// TIA
module TIA(A,  
			Din,  
			Dout,  
			CS_n,  
			CS,  
			R_W_n,  
			RDY,  
			MASTERCLK,  
			BUS_EN,  
			idump_in,  
			Ilatch,  
			HSYNC,  
			HBLANK,  
			VSYNC,  
			VBLANK,  
			COLOROUT,  
			RES_n,  
			audv0,  
			audv1);  
   input [5:0] A;
   input [7:0] Din;
   output [7:0] Dout;
   input [2:0] 	CS_n;
   input 	CS;
   input 	R_W_n;
   output 	RDY;
   input 	MASTERCLK;
   input 	BUS_EN;
   input [1:0] 	Ilatch; 			 
   input [3:0] 	idump_in; 		 
   output 	HSYNC, HBLANK;
   output 	VSYNC, VBLANK;
   output [7:0] COLOROUT;
   input wire	RES_n;
   output reg [3:0] audv0, audv1;
   reg [7:0] 	Dout;
   wire 	HSYNC;
   reg 		VSYNC, VBLANK;
   reg [7:0] 	hCount;
   reg [3:0] 	hCountReset;
   reg clk_30;
   reg [7:0] clk_30_count;
   wire [3:0] Idump;
   wire [1:0] latchedInputsValue;
   reg 	      inputLatchEnabled, inputLatchReset;
   reg [1:0]  latchedInputs;
   always @(posedge MASTERCLK  )  
   begin
		if (~RES_n) begin
			hCount <= 8'd0;
			hCountReset[3:1] <= 3'd0;
			clk_30 <= 0;
			clk_30_count <= 0;
			latchedInputs <= 2'b11;
		end
		else begin
  ...
For scale: ~2700 cells after synthesis, ~310 flip-flops, ~57 I/O pins.
export LEC_CHECK = 0
export CAP_MARGIN = 35
export CELL_PAD_IN_SITES_DETAIL_PLACEMENT = 2
export CELL_PAD_IN_SITES_GLOBAL_PLACEMENT = 1
export CORE_ASPECT_RATIO = 1.16
export CORE_MARGIN = 3
export CORE_UTILIZATION = 40
export CTS_CLUSTER_SIZE = 50
export MAX_ROUTING_LAYER = met4
export MIN_ROUTING_LAYER = met1
export PLACE_DENSITY_LB_ADDON = 0.23
export SETUP_SLACK_MARGIN = -0.06
export SLEW_MARGIN = 0
create_clock -name core_clock -period 10.6 [get_ports {MASTERCLK}]
run.sh (not shown) runs the stock make flow with config.mk's settings and CLKGATE_MAP_FILE=.
Then changed:
- CAP_MARGIN: 35 -> 20
- CELL_PAD_IN_SITES_DETAIL_PLACEMENT: 2 -> default
- CELL_PAD_IN_SITES_GLOBAL_PLACEMENT: 1 -> default
- CORE_ASPECT_RATIO: 1.16 -> default
- CORE_MARGIN: 3 -> 2
- CORE_UTILIZATION: 40 -> 66
- CTS_CLUSTER_SIZE: 50 -> default
- MAX_ROUTING_LAYER: met4 -> default
- MIN_ROUTING_LAYER: met1 -> default
- PLACE_DENSITY_LB_ADDON: 0.23 -> default
- SETUP_SLACK_MARGIN: -0.06 -> 2.14
- SLEW_MARGIN: 0 -> 20
- clock period: 10.6 -> 8.41 ns (I/O delays scaled with it)
Effect:
- The changed run completed with no timing, DRC or antenna violations
- worst setup slack is better by 0.67 ns
- total power rose by 13%
- hold slack is about the same
- via count rose by 2.3%
- utilization rose by 33 points
- wire length fell by 21%
- combinational power rose by 22%
- first-iteration DRC count rose by 76%
- register-to-register slack is worse by 0.42 ns
- sequential share of layout area fell by 1.1 points
Then changed:
- ABC_AREA: default -> 1
- CORE_UTILIZATION: 66 -> 69
- CTS_CLUSTER_DIAMETER: default -> 238
- CTS_CLUSTER_SIZE: default -> 15
- PLACE_DENSITY: default -> 0.6
- SETUP_SLACK_MARGIN: 2.14 -> default
- clock period: 8.41 -> 5.86 ns (I/O delays scaled with it)
Effect: With this change the flow completed, yet does not pass: setup timing; routed wire length decreases by 9.3%; hold slack gets worse by 0.0039 ns; utilization increases by 0.37 points; clock-buffer cell count decreases by 19; sequential share of layout area increases by 3.2 points.

========
== run A ==
Starting RTL as in the previous note.
// TIA
module TIA(A,  
			Din,  
			Dout,  
			CS_n,  
			CS,  
			R_W_n,  
			RDY,  
			MASTERCLK,  
			BUS_EN,  
			idump_in,  
			Ilatch,  
			HSYNC,  
			HBLANK,  
			VSYNC,  
			VBLANK,  
			COLOROUT,  
			RES_n,  
			audv0,  
			audv1);
export LEC_CHECK = 0
export ABC_AREA = 1
export CAP_MARGIN = 20
export CORE_MARGIN = 2
export CORE_UTILIZATION = 72
export CTS_CLUSTER_SIZE = 15
export GPL_ROUTABILITY_DRIVEN = 0
export HOLD_SLACK_MARGIN = 0.29
export MAX_ROUTING_LAYER = met4
export PLACE_DENSITY_LB_ADDON = 0.01
export SETUP_SLACK_MARGIN = 0.39
export SLEW_MARGIN = 20
create_clock -name core_clock -period 6.06 [get_ports {MASTERCLK}]
The following lists how run B was set up differently from run A:
# run A
export LEC_CHECK = 0
export ABC_AREA = 1
export CAP_MARGIN = 20
export CORE_MARGIN = 2
export CORE_UTILIZATION = 72
export CTS_CLUSTER_SIZE = 15
export GPL_ROUTABILITY_DRIVEN = 0
export HOLD_SLACK_MARGIN = 0.29
export MAX_ROUTING_LAYER = met4
export PLACE_DENSITY_LB_ADDON = 0.01
export SETUP_SLACK_MARGIN = 0.39
export SLEW_MARGIN = 20
create_clock -name core_clock -period 6.06 [get_ports {MASTERCLK}]
# run B
export LEC_CHECK = 0
export CAP_MARGIN = 20
export CORE_MARGIN = 2
export CORE_UTILIZATION = 72
export CTS_CLUSTER_DIAMETER = 30
export CTS_CLUSTER_SIZE = 35
export PLACE_DENSITY = 0.71
export SETUP_SLACK_MARGIN = 1.1
export SLEW_MARGIN = 20
create_clock -name core_clock -period 8.66 [get_ports {MASTERCLK}]
Notes after the runs:
Run A ran to completion and came out clean on the timing, DRC and antenna checks. Run B closes out successfully: all stages finished, all timing, DRC and antenna checks passed. Area reported by Yosys stat (run B vs. run A) increases by a little under 10%. Run B reports a higher mean instance size in the synthesized netlist than run A does. Re share of final layout cell area taken by clock buffers and inverters: run B and run A aren't equal, and the lower value belongs to run A. Sequential cell fraction of total power is higher on run A. Diff run B..run A | clock group power | negligible. Taking run A as the reference, in run B internal power summed over all cells shrank by about 20%, wire length of the first global-routing pass increased by 9.9% relative to the old numbers. A library cell contributing the largest single delay on the critical path of sky130_fd_sc_hd__a221o_2 is what run B shows, while sky130_fd_sc_hd__dfxtp_4 belongs to run A.
### run B -> run C
# run B
export LEC_CHECK = 0
export CAP_MARGIN = 20
export CORE_MARGIN = 2
export CORE_UTILIZATION = 72
export CTS_CLUSTER_DIAMETER = 30
export CTS_CLUSTER_SIZE = 35
export PLACE_DENSITY = 0.71
export SETUP_SLACK_MARGIN = 1.1
export SLEW_MARGIN = 20
create_clock -name core_clock -period 8.66 [get_ports {MASTERCLK}]
# run C
export LEC_CHECK = 0
export ABC_AREA = 1
export CAP_MARGIN = 10
export CORE_MARGIN = 2
export CORE_UTILIZATION = 72
export CTS_CLUSTER_DIAMETER = 287
export GPL_ROUTABILITY_DRIVEN = 0
export HOLD_SLACK_MARGIN = 0.3
export PLACE_DENSITY = 0.6
export SLEW_MARGIN = 20
create_clock -name core_clock -period 6.06 [get_ports {MASTERCLK}]
Results
Wire length (run C over run B): decrease, 15%. When run C is measured against run B, its area of the die turns out 8.0% lower. Run C does worse than run B on flop-to-flop setup slack. Delta (run C minus run B): global-route wire length before repair shrank by about 13%; post-layout net count grew by about 13%; yosys synthesis chip area shrank by 8.2%; fraction of met3 tracks used by global routing shrank by 3.3 points. Measured against run B, the number of instances in the synthesized netlist of run C comes out at 1.13 times the reference value. Taking run B over run C, the number of multi-input combinational cells in the layout ratio works out to 0.927. Summary of the comparison: clock-buffer cell count is lower in run C, relative to run B. The placement-stage cell area of run C falls short of that of run B by 7.3%.
## Diff of input files: run D against run C
# run C
export LEC_CHECK = 0
export ABC_AREA = 1
export CAP_MARGIN = 10
export CORE_MARGIN = 2
export CORE_UTILIZATION = 72
export CTS_CLUSTER_DIAMETER = 287
export GPL_ROUTABILITY_DRIVEN = 0
export HOLD_SLACK_MARGIN = 0.3
export PLACE_DENSITY = 0.6
export SLEW_MARGIN = 20
create_clock -name core_clock -period 6.06 [get_ports {MASTERCLK}]
# run D
export LEC_CHECK = 0
export CAP_MARGIN = 20
export CORE_MARGIN = 2
export CORE_UTILIZATION = 72
export MAX_ROUTING_LAYER = met4
export PLACE_DENSITY_LB_ADDON = 0.01
export SETUP_SLACK_MARGIN = 2.33
export SLEW_MARGIN = 20
create_clock -name core_clock -period 8.59 [get_ports {MASTERCLK}]
## What came out
Looking at worst-case hold slack, run D sits 0.022 ns higher than run C does. Switching power total (run D / run C): 0.64. When run D is measured against run C, its total of plain and repair buffers excluding clock buffers turns out about 70% higher. Library cell contributing the largest single delay on the critical path = sky130_fd_sc_hd__a221o_4: run D; library cell contributing the largest single delay on the critical path = sky130_fd_sc_hd__dfxtp_4: run C. Area used by sequential logic in the layout: run C vs run D — no meaningful difference. Compared with run C, run D instantiates a smaller number of cells. In the flow results for run D and run C, the pre-CTS worst setup slack is smaller on run C. Going from run C to run D, the number of cells after detailed placement was found to have gone down by about 12%. Overall die area ended up 2500 sq um higher on run D than on run C. Run D: synthesized area divided by synthesized cell count about 24% above run C.
No activity file was given, so power comes from the tool's default toggle rates.
